==> delta: inputs <==
==> flow/design.v <==
module control_unit(
    input clk, rst,
    output reg a_sel, b_sel, PP1_CE, PP2_CE, add, PR_CE, PI_CE
);
    parameter S1 = 3'b001,
              S2 = 3'b010,
              S3 = 3'b011,
              S4 = 3'b100,
              S5 = 3'b101;
    reg [2:0] state, next;
    always @(posedge clk or posedge rst) begin
        if (rst)
            state <= S1;
        else
            state <= next;
    end
    always @(*) begin
        next = S1;
        PP1_CE = 0;
        PP2_CE = 0;
        add = 0;
        PR_CE = 0;
        PI_CE = 0;
        a_sel = 0;
        b_sel = 0;
        case (state) 
            S1: begin
					if(!rst)
                next = S2;
                PP1_CE = 1;
            end
            S2: begin
                next = S3;
                a_sel = 1;
                b_sel = 1;					 
                PP2_CE = 1;
            end
            S3: begin
                next = S4;
                b_sel = 1;
                PP1_CE = 1;					
                add = 1;
                PR_CE = 1;
            end
            S4: begin
                next = S5;
                a_sel = 1;
                PP2_CE = 1;
            end
            S5: begin
                next = S1;
                PI_CE = 1;
            end
        endcase
    end
endmodule
module datapath(
    input clk, rst,
    input a_sel, b_sel, PP1_CE, PP2_CE, add, PR_CE, PI_CE,
    input [11:0] ar, ai, br, bi,
    output reg [23:0] Pr, Pi
);
    wire [11:0] a_mux, b_mux;
    reg [23:0] PP1, PP2, PPs;
    wire [23:0] pro;
    assign a_mux = a_sel ? ai : ar;
    assign b_mux = b_sel ? bi : br;
    assign pro = a_mux * b_mux;  
    always @(posedge clk or posedge rst) begin
        if (rst) begin
            PP1 <= 0;
            PP2 <= 0;
        end else begin
            if (PP1_CE) 
                PP1 <= pro;
            if (PP2_CE) 
                PP2 <= pro;
        end
    end
    always @(*) begin
        if (!add)
            PPs = PP1 + PP2;
        else
            PPs = PP1 - PP2;
    end
    always @(posedge clk or posedge rst) begin
        if (rst) begin
            Pr <= 0;
            Pi <= 0;
        end else begin
            if (PR_CE) 
                Pr <= PPs;
            if (PI_CE) 
                Pi <= PPs;
        end
    end
endmodule
module top(
    input rst, clk,
    input [11:0] ar, ai, br, bi,
    output [23:0] Pi, Pr
);
    wire PP1_CE, PP2_CE, a_sel, b_sel, add, PI_CE, PR_CE;
    control_unit uut1(
        .clk(clk),
        .rst(rst),
        .a_sel(a_sel),
        .b_sel(b_sel),
        .PP1_CE(PP1_CE),
        .PP2_CE(PP2_CE),
        .add(add),
        .PR_CE(PR_CE),
        .PI_CE(PI_CE)
    );
    datapath uut2(
        .clk(clk),
        .rst(rst),
        .a_sel(a_sel),
        .b_sel(b_sel),
        .PP1_CE(PP1_CE),
        .PP2_CE(PP2_CE),
        .add(add),
        .PR_CE(PR_CE),
        .PI_CE(PI_CE),
        .ar(ar),
        .ai(ai),
        .br(br),
        .bi(bi),
        .Pr(Pr),
        .Pi(Pi)
    );
endmodule
==> flow/run.sh <==
#!/bin/bash
# the make line also repeats each setting of config.mk as NAME=value (left out here)
make -C /OpenROAD-flow-scripts/flow DESIGN_CONFIG=/design/flow/config.mk WORK_HOME=/design/flow/orfs CLKGATE_MAP_FILE= finish
==> flow/config.mk <==
export PLATFORM = sky130hd
export DESIGN_NAME = top
export DESIGN_NICKNAME = top
export VERILOG_FILES = /design/flow/design.v
export SDC_FILE = /design/flow/constraint.sdc
export NUM_CORES = 4
export LEC_CHECK = 0
export ABC_AREA = 1
export CAP_MARGIN = 20
export CELL_PAD_IN_SITES_GLOBAL_PLACEMENT = 0
export CORE_MARGIN = 2
export CORE_UTILIZATION = 70
export CTS_CLUSTER_DIAMETER = 51
export CTS_CLUSTER_SIZE = 73
export PLACE_DENSITY_LB_ADDON = 0.29
export SETUP_SLACK_MARGIN = 0.29
export SLEW_MARGIN = 20
export TNS_END_PERCENT = 55
==> flow/constraint.sdc <==
create_clock -name core_clock -period 5.28 [get_ports {clk}]
set_input_delay 1.0560 -clock core_clock [delete_from_list [all_inputs] [get_ports {clk}]]
set_output_delay 1.0560 -clock core_clock [all_outputs]
set_load 0.01 [all_outputs]
==> inputs of umber, as changes to delta <==
==> flow/config.mk (replaced) <==
export PLATFORM = sky130hd
export DESIGN_NAME = top
export DESIGN_NICKNAME = top
export VERILOG_FILES = /design/flow/design.v
export SDC_FILE = /design/flow/constraint.sdc
export NUM_CORES = 4
export LEC_CHECK = 0
export CAP_MARGIN = 20
export CORE_MARGIN = 2
export CORE_UTILIZATION = 17
export SLEW_MARGIN = 20
==> flow/constraint.sdc (replaced) <==
create_clock -name core_clock -period 7.64 [get_ports {clk}]
set_input_delay 1.5280 -clock core_clock [delete_from_list [all_inputs] [get_ports {clk}]]
set_output_delay 1.5280 -clock core_clock [all_outputs]
set_load 0.01 [all_outputs]
==> inputs of fjord, as changes to delta <==
==> flow/config.mk (replaced) <==
export PLATFORM = sky130hd
export DESIGN_NAME = top
export DESIGN_NICKNAME = top
export VERILOG_FILES = /design/flow/design.v
export SDC_FILE = /design/flow/constraint.sdc
export NUM_CORES = 4
export LEC_CHECK = 0
export CAP_MARGIN = 20
export CORE_MARGIN = 2
export CORE_UTILIZATION = 58
export CTS_CLUSTER_DIAMETER = 361
export CTS_CLUSTER_SIZE = 21
export SLEW_MARGIN = 20
==> flow/constraint.sdc (replaced) <==
create_clock -name core_clock -period 7.0 [get_ports {clk}]
set_input_delay 1.4000 -clock core_clock [delete_from_list [all_inputs] [get_ports {clk}]]
set_output_delay 1.4000 -clock core_clock [all_outputs]
set_load 0.01 [all_outputs]
==> summary of the runs <==
umber completed without violations. delta ended with an error in 5_1_grt. fjord passed the timing, DRC and antenna checks. In fjord the design area is lower than in umber, by about 3.3%. Of umber and fjord, fjord has the higher register-to-register slack (gap 0.02 ns). Synthesized cell count is the same in umber and fjord. Of fjord and umber, umber has the higher hold slack (gap 0.023 ns). Die size: delta < fjord < umber. Between fjord and umber, the lower core utilization is in umber (gap 49 points). Final cell count: umber is higher than fjord (36%).
==> figures <==
Least setup slack across all paths after layout: umber 0.453 ns; delta -; fjord 0.268 ns
CTS tree: umber yes; delta -; fjord yes
Share of cell area taken by multi-input logic gates: umber 56.7%; delta -; fjord 58.7%
Start point of the critical path: umber br[10]; delta -; fjord ai[7]
Pre-CTS setup slack: umber 0.120 ns; delta -0.786 ns; fjord -0.159 ns
Result of the run: umber timing/DRC/antenna clean; delta stopped before the end; fjord timing/DRC/antenna clean
Last stage reached: umber -; delta 5_1_grt; fjord -
Logic area: umber 7310 µm²; delta -; fjord 7310 µm²
Cell depth of the worst min-delay path: umber 2; delta -; fjord 0
Highest-delay cell along the critical path: umber sky130_fd_sc_hd__mux2i_1; delta -; fjord sky130_fd_sc_hd__fa_1
Worst reg-to-reg setup slack: umber 0.67 ns; delta -; fjord 0.69 ns
Startpoint Class: umber input port; delta -; fjord input port
Register share of the cell area: umber 19.6%; delta -; fjord 20.3%
Final count of hold timing violations: umber 0; delta -; fjord 0
Share of the clock period used by the worst path: umber 94.1%; delta -; fjord 96.2%
Synthesized area per cell: umber 8.72 µm²; delta 7.12 µm²; fjord 8.72 µm²
Cell area after technology mapping: umber 10,600 µm²; delta 11,300 µm²; fjord 10,600 µm²
Worst reg2reg path startpoint: umber uut1.state[2]; delta -; fjord uut1.state[2]
